// top_level
module top_level
#(parameter WIDTH = 8)
(
	input clk, rst, init, finish, ack,
	input [WIDTH-1:0]
		ori_0,
		ori_1,
		ori_2,
		ori_3,
		ori_4,
		ori_5,
		ori_6,
		ori_7,
		ori_8,
		ori_9,
		ori_10,
		ori_11,
		ori_12,
		ori_13,
		ori_14,
		ori_15,
		ori_16,
		ori_17,
		ori_18,
		ori_19,
		ori_20,
		ori_21,
		ori_22,
		ori_23,
		ori_24,
		ori_25,
		ori_26,
		ori_27,
		ori_28,
		ori_29,
		ori_30,
		ori_31,
		can_0,
		can_1,
		can_2,
		can_3,
		can_4,
		can_5,
		can_6,
		can_7,
		can_8,
		can_9,
		can_10,
		can_11,
		can_12,
		can_13,
		can_14,
		can_15,
		can_16,
		can_17,
		can_18,
		can_19,
		can_20,
		can_21,
		can_22,
		can_23,
		can_24,
		can_25,
		can_26,
		can_27,
		can_28,
		can_29,
		can_30,
		can_31,
	output done,
	output [WIDTH+4:0] out_sad
	);
make LEC_CHECK=0 CAP_MARGIN=5 CORE_MARGIN=2 CORE_UTILIZATION=72 CTS_CLUSTER_SIZE=89 MAX_ROUTING_LAYER=met4 PLACE_DENSITY=0.64 SETUP_SLACK_MARGIN=1.47 SLEW_MARGIN=20 finish   # period 5.27 ns
run.sh (not shown) runs the stock make flow with config.mk's settings and CLKGATE_MAP_FILE=.
The first run died in global routing (5_1_grt).
Rerun with:
CAP_MARGIN = 20   (was 5)
CTS_CLUSTER_SIZE = 70   (was 89)
PLACE_DENSITY = 0.66   (was 0.64)
SETUP_SLACK_MARGIN = 1.36   (was 1.47)
clock period = 5.2 ns   (was 5.27 ns; I/O delays follow)
Outcome: The new run did not get past global routing (5_1_grt) (ODB-0269); die area does not change; synthesized area stays the same; synthesized cell count stays the same.
Rerun with:
CORE_UTILIZATION = 40   (was 72)
CTS_CLUSTER_SIZE = not set   (was 70)
MAX_ROUTING_LAYER = not set   (was met4)
PLACE_DENSITY = not set   (was 0.66)
SETUP_SLACK_MARGIN = not set   (was 1.36)
clock period = 5.8 ns   (was 5.2 ns; I/O delays follow)
Now the flow went through all stages and came out clean.
Die size increases by about 80%.
Synthesized cell count does not change.
Synthesized area stays the same.

========
Setup of build 25:
top_level again, from the RTL that the note above started with.
Settings: LEC_CHECK=0, ABC_AREA=1, CAP_MARGIN=20, CELL_PAD_IN_SITES_GLOBAL_PLACEMENT=0, CORE_ASPECT_RATIO=0.88, CORE_MARGIN=2, CORE_UTILIZATION=72, MAX_ROUTING_LAYER=met4, PLACE_DENSITY=0.92, SETUP_SLACK_MARGIN=1.33, SLEW_MARGIN=5; clock period 4.65 ns.
Build 25: it failed with a tool error in 5_1_grt, so there are no final results.
The following lists how build 9 was set up differently from build 25:
# build 25
export LEC_CHECK = 0
export ABC_AREA = 1
export CAP_MARGIN = 20
export CELL_PAD_IN_SITES_GLOBAL_PLACEMENT = 0
export CORE_ASPECT_RATIO = 0.88
export CORE_MARGIN = 2
export CORE_UTILIZATION = 72
export MAX_ROUTING_LAYER = met4
export PLACE_DENSITY = 0.92
export SETUP_SLACK_MARGIN = 1.33
export SLEW_MARGIN = 5
create_clock -name core_clock -period 4.65 [get_ports {clk}]
# build 9
export LEC_CHECK = 0
export CAP_MARGIN = 20
export CORE_MARGIN = 2
export CORE_UTILIZATION = 72
export CTS_CLUSTER_DIAMETER = 373
export CTS_CLUSTER_SIZE = 93
export SLEW_MARGIN = 20
create_clock -name core_clock -period 3.43 [get_ports {clk}]
- Chip area delta (build 9 − build 25): favourable
- In the tables for build 9 and build 25, fraction of the mapped netlist area in compound gates reads lower with build 25.
- What ended build 9 was a tool error in 3_5_place_dp; the run never finished.
- Changes observed in build 9 relative to build 25: cell row count shows an increase of 3; cell count after synthesis now smaller; post-synthesis share of cell area spent on full adders, half adders and majority gates moved up; placer's final routability congestion estimate went up 0.016; net count after synthesis shows a reduction of about 21%.
- Comparing build 9 and build 25, the higher Yosys chip area is on build 25.
- The lower area fraction in mux cells of build 9 and build 25 is in build 25.
- The sequential cell area fraction in the yosys report of build 9 exceeds that of build 25 by 1.8 points.
> inputs changed (build 9 -> build 89)
# build 9
export LEC_CHECK = 0
export CAP_MARGIN = 20
export CORE_MARGIN = 2
export CORE_UTILIZATION = 72
export CTS_CLUSTER_DIAMETER = 373
export CTS_CLUSTER_SIZE = 93
export SLEW_MARGIN = 20
create_clock -name core_clock -period 3.43 [get_ports {clk}]
# build 89
export LEC_CHECK = 0
export ABC_AREA = 1
export CAP_MARGIN = 20
export CORE_ASPECT_RATIO = 0.5
export CORE_MARGIN = 2
export CORE_UTILIZATION = 72
export CTS_CLUSTER_DIAMETER = 373
export CTS_CLUSTER_SIZE = 93
export PLACE_DENSITY = 0.36
export SLEW_MARGIN = 20
export TNS_END_PERCENT = 5
create_clock -name core_clock -period 2.69 [get_ports {clk}]
--- outcome ---
From build 89 to build 9, count of library flops with an enable pin did not move at all. In the floorplan summary, build 89 is listed with a die area greater than that of build 9. Taking build 9 as the reference point, the number of nets in the synthesized netlist of build 89 rises by 2040. In terms of number of input and output port buffers inserted, build 9 and build 89 differ only marginally. Part of the Yosys area used for sequential elements ended up 1.8 points lower on build 89 than on build 9. Summary of build 89 over build 9: and-or/or-and share of the synthesized area lost 4.9 points; post-synthesis instance area picked up an extra 8.0%. Looking at x dimension of the die across build 9 and build 89, the one that comes out higher is build 89. Build 89: it failed with a tool error in 5_1_grt, so there are no final results. Synthesized netlist cell count in build 89 is about 33% higher than in build 9.
### build 89 -> build 87
# build 89
export LEC_CHECK = 0
export ABC_AREA = 1
export CAP_MARGIN = 20
export CORE_ASPECT_RATIO = 0.5
export CORE_MARGIN = 2
export CORE_UTILIZATION = 72
export CTS_CLUSTER_DIAMETER = 373
export CTS_CLUSTER_SIZE = 93
export PLACE_DENSITY = 0.36
export SLEW_MARGIN = 20
export TNS_END_PERCENT = 5
create_clock -name core_clock -period 2.69 [get_ports {clk}]
# build 87
export LEC_CHECK = 0
export CAP_MARGIN = 20
export CORE_MARGIN = 2
export CORE_UTILIZATION = 37
export SLEW_MARGIN = 20
create_clock -name core_clock -period 7.91 [get_ports {clk}]
Notes after the runs:
Build 87 finished every step from synthesis to the final layout, and the layout passed the timing, DRC and antenna checks.
Build 87 ended up with a higher maximum level of the CTS H-tree than build 89 did.
Build 89 → build 87: area of the mapped netlist lost about 7%, final estimated routing congestion in global placement down about 12%, number of CTS-inserted buffers rose by 71, post-CTS repair timing setup buffer count lower, width of the chip now smaller.
Synthesized netlist cell count of build 87 falls short of that of build 89 by more than a quarter.
The placement row count of build 87 exceeds that of build 89 by 90%.
Comparing build 89 and build 87, the higher starting utilization of the core area was measured on build 89.
Build 87 vs build 89 — die height climbed by more than half
Sequential cell area fraction in the yosys report: build 87 vs build 89 up 1.8 points
Input changes introduced in build 97 (baseline for comparison: build 87):
# build 87
export LEC_CHECK = 0
export CAP_MARGIN = 20
export CORE_MARGIN = 2
export CORE_UTILIZATION = 37
export SLEW_MARGIN = 20
create_clock -name core_clock -period 7.91 [get_ports {clk}]
# build 97
export LEC_CHECK = 0
export ABC_AREA = 1
export CAP_MARGIN = 20
export CORE_MARGIN = 2
export CORE_UTILIZATION = 72
export CTS_CLUSTER_DIAMETER = 373
export CTS_CLUSTER_SIZE = 93
export SLEW_MARGIN = 20
create_clock -name core_clock -period 2.69 [get_ports {clk}]
### Flow results
Flow for build 97 halted at 4_1_cts, error code DPL-0033. Of build 87 and build 97, the run reporting the higher area after synthesis was build 97. The post-place instance area number comes out lower for build 87 vs build 97. Compared with build 87, in build 97 number of cells produced by synthesis went up; final weighted congestion of routability-driven global placement +16%; chip area lower; post-placement setup slack went down. Against build 87, post-synth area from yosys stat in build 97 rose by a little under 10%.
The inputs of build 82 differ from those of build 97 as listed below.
# build 97
export LEC_CHECK = 0
export ABC_AREA = 1
export CAP_MARGIN = 20
export CORE_MARGIN = 2
export CORE_UTILIZATION = 72
export CTS_CLUSTER_DIAMETER = 373
export CTS_CLUSTER_SIZE = 93
export SLEW_MARGIN = 20
create_clock -name core_clock -period 2.69 [get_ports {clk}]
# build 82
export LEC_CHECK = 0
export CAP_MARGIN = 20
export CORE_MARGIN = 2
export CORE_UTILIZATION = 40
export SLEW_MARGIN = 20
create_clock -name core_clock -period 5.61 [get_ports {clk}]
Notes after the runs:
- Taking build 97 as the reference, in build 82 post-synthesis register bit count flat, instance count after placement with tap cells included down 25%.
- Looking at the reports, build 82 completed the entire flow and the layout it produced met the timing, DRC and antenna checks.
- Build 82 vs. build 97: height of the chip went up by about 30%.
- Build 82 against build 97: die size now larger; share of cell area taken by muxes after synthesis went up; area of the synthesized netlist per yosys stat down 7.4%.

========
top_level again, from the RTL that the note above started with.
export LEC_CHECK = 0
export CAP_MARGIN = 20
export CELL_PAD_IN_SITES_GLOBAL_PLACEMENT = 0
export CORE_ASPECT_RATIO = 0.69
export CORE_MARGIN = 2
export CORE_UTILIZATION = 66
export CTS_CLUSTER_SIZE = 35
export MAX_ROUTING_LAYER = met4
export SETUP_SLACK_MARGIN = 2.04
export SLEW_MARGIN = 5
create_clock -name core_clock -period 7.09 [get_ports {clk}]
Rerun with:
Settings changed: ABC_AREA set to 1, CELL_PAD_IN_SITES_GLOBAL_PLACEMENT 0 to unset, CORE_ASPECT_RATIO 0.69 to unset, CORE_UTILIZATION 66 to 59, CTS_CLUSTER_SIZE 35 to unset, MAX_ROUTING_LAYER met4 to unset, PLACE_DENSITY set to 0.36, SETUP_SLACK_MARGIN 2.04 to unset, SLEW_MARGIN 5 to 20.
Clock period 7.09 ns to 3.25 ns, I/O delays scaled along.
After rerunning: Now the flow ran to the end with violations: negative setup slack. Clock-buffer cell count rose by 17. Cell area is higher by a quarter to a third. Area after synthesis climbs by a little under a tenth. Maximum frequency increases by about a fifth. Final cell count climbs by well over a third. Worst hold slack got worse by 0.28 ns.
Rerun with:
Settings changed: ABC_AREA 1 to unset, CORE_UTILIZATION 59 to 58, PLACE_DENSITY 0.36 to unset, SETUP_SLACK_MARGIN set to 1.18.
Clock period 3.25 ns to 4.34 ns, I/O delays scaled along.
After rerunning: The changed run ran to the end with violations: negative setup slack. Hold slack is better by 0.24 ns. Worst setup slack improves by 0.21 ns. Global-route usage is lower by 1.3 points. Final area fell by 7.8%. Die area decreases by 5.7%. Clock-buffer cell count came out lower by 3. Final cell count came out lower by 22%. Routed wire length is lower by 8.8%. First-iteration DRC count falls by 23%.
Rerun with:
Settings changed: CORE_ASPECT_RATIO set to 1.06, CORE_UTILIZATION 58 to 33, SETUP_SLACK_MARGIN 1.18 to unset.
Clock period 4.34 ns to 5.58 ns, I/O delays scaled along.
Result: Now the flow finished with timing, DRC and antenna clean. Setup slack gets better by 1.2 ns. Wire length is about the same. Die area climbs by well over a third. Count of clock-buffer cells in the layout grows by 3. Utilization goes down by 40 points. Maximum frequency stays flat.
Rerun with:
Settings changed: ABC_AREA set to 1, CORE_ASPECT_RATIO 1.06 to unset, CORE_UTILIZATION 33 to 72, CTS_CLUSTER_DIAMETER set to 373, CTS_CLUSTER_SIZE set to 93, TNS_END_PERCENT set to 5.
Clock period 5.58 ns to 2.69 ns, I/O delays scaled along.
Now the flow died in global routing.
Area after synthesis rises by about 8%.
Synthesized cell count rises by about 33%.
Die area falls by 50%.
Rerun with:
Settings changed: ABC_AREA 1 to unset, CORE_UTILIZATION 72 to 40, CTS_CLUSTER_DIAMETER 373 to unset, CTS_CLUSTER_SIZE 93 to unset, TNS_END_PERCENT 5 to unset.
Clock period 2.69 ns to 8.25 ns, I/O delays scaled along.
The changed run completed with no timing, DRC or antenna violations. Die size increases by well over a third. Area after synthesis goes down by a little under a tenth. Synthesized cell count drops by a quarter to a third.
